12-20:
## main
module main(clk, buttons, init_cells, leds, rgb, cols, rows);
Settings: LEC_CHECK=0, ABC_AREA=0, CAP_MARGIN=20, CORE_MARGIN=2, CORE_UTILIZATION=40, GPL_TIMING_DRIVEN=0, PLACE_DENSITY=0.6, SETUP_SLACK_MARGIN=-0.22, SLEW_MARGIN=20; clock period 7.65 ns.
run.sh (not shown) runs the stock make flow with config.mk's settings and CLKGATE_MAP_FILE=.
Here is what was changed in the inputs of 04-16 compared with 12-20.
Settings: clearing ABC_AREA, which used to be 0; swapping 40 for 70 in CORE_UTILIZATION; clearing SETUP_SLACK_MARGIN, which used to be -0.22; clearing GPL_TIMING_DRIVEN, which used to be 0; swapping 7.65 for 4.51 in the clock period (ns, I/O delays scaled along).
--- outcome ---
On vertical die size: 04-16 sits below 12-20. Compared 04-16 against 12-20; multi-input logic area within noise. First element of the critical path = x[2]: 04-16; first element of the critical path = buttons[0]: 12-20. Looking only at count of clock-buffer cells in the layout, and setting everything else aside, the lower value of 12-20 and 04-16 goes to 04-16. 04-16 and 12-20 ended up with roughly the same source-to-sink clock delay at the later pin of the worst-skew pair. Compared with 12-20, in 04-16 global-route usage saw an increase, buffer share of cell area saw a decrease.

red:
main again, from the RTL that the note above started with.
clock: 5.4 ns
lec_check: 0
abc_area: 1
cap_margin: 20
core_margin: 2
core_utilization: 68
setup_slack_margin: -0.01
slew_margin: 20
Input-level comparison between blue and red:
- CORE_UTILIZATION: 68 -> 72
- SETUP_SLACK_MARGIN: -0.01 -> unset
- CTS_CLUSTER_DIAMETER: unset -> 80
- ABC_AREA: 1 -> unset
- the clock period (ns, I/O delays scaled along): 5.4 -> 3.24
### Flow results
[blue] required time reported for the critical path endpoint fell 970 ps relative to red. Adder-cell area share of the yosys netlist for blue: 0.24 points down relative to red. For the worst setup slack, blue came in 1570 ps lower than red did. The run with more routed wire is blue, not red. Against red as the reference, blue delivers a higher synthesized area. blue ends up with a detail-routed net length per standard cell that is about 8% higher than in red. Max number of ordinary and repair buffers in the finished layout across red and blue: blue.
--- input diff blue..green ---
- CORE_UTILIZATION now 70, was 72
- CTS_CLUSTER_SIZE now 41, previously not set
- CTS_CLUSTER_DIAMETER no longer set, was 80
- the clock period (ns, I/O delays scaled along) now 3.28, was 3.24
Findings:
blue finished every step from synthesis to the final layout, and the layout passed the timing, DRC and antenna checks. green: full flow OK, the timing, DRC and antenna checks passed. Summary of green over blue: final hold slack decreased 6.0 ps; cell area after layout lost 0.37%.
Input changes introduced in orange (baseline for comparison: green):
- clearing CTS_CLUSTER_SIZE, which used to be 41
- putting ABC_AREA at 1 where nothing was set
- swapping 70 for 40 in CORE_UTILIZATION
- putting PLACE_DENSITY at 0.6 where nothing was set
- swapping 3.28 for 7.65 in the clock period (ns, I/O delays scaled along)
==> results <==
- From green to orange the numbers moved as follows: area reported by Yosys stat lower, final cell utilization of the core lower, number of DRC markers after the initial detailed-route iteration fell by about 4%, via count down 0.44%.
- Of green and orange, the run reporting the lower proportion of cell area occupied by registers was green.

Starting RTL as in the previous note.
clock: 6.49 ns
lec_check: 0
abc_area: 0
cap_margin: 35
core_margin: 3
core_utilization: 40
gpl_timing_driven: 0
max_routing_layer: met5
place_density: 0.6
setup_slack_margin: -0.22
slew_margin: 20
tns_end_percent: 25
The first run passed the timing, DRC and antenna checks.
Change:
Settings changed: ABC_AREA 0 to default, CAP_MARGIN 35 to 20, CORE_MARGIN 3 to 2, CORE_UTILIZATION 40 to 65, GPL_TIMING_DRIVEN 0 to default, MAX_ROUTING_LAYER met5 to default, SETUP_SLACK_MARGIN -0.22 to default, TNS_END_PERCENT 25 to default.
Clock period 6.49 ns to 4.52 ns, I/O delays scaled along.
Setup slack loses 1.4 ns.
Synthesized cell count stays the same.
Via count falls by 0.96%.
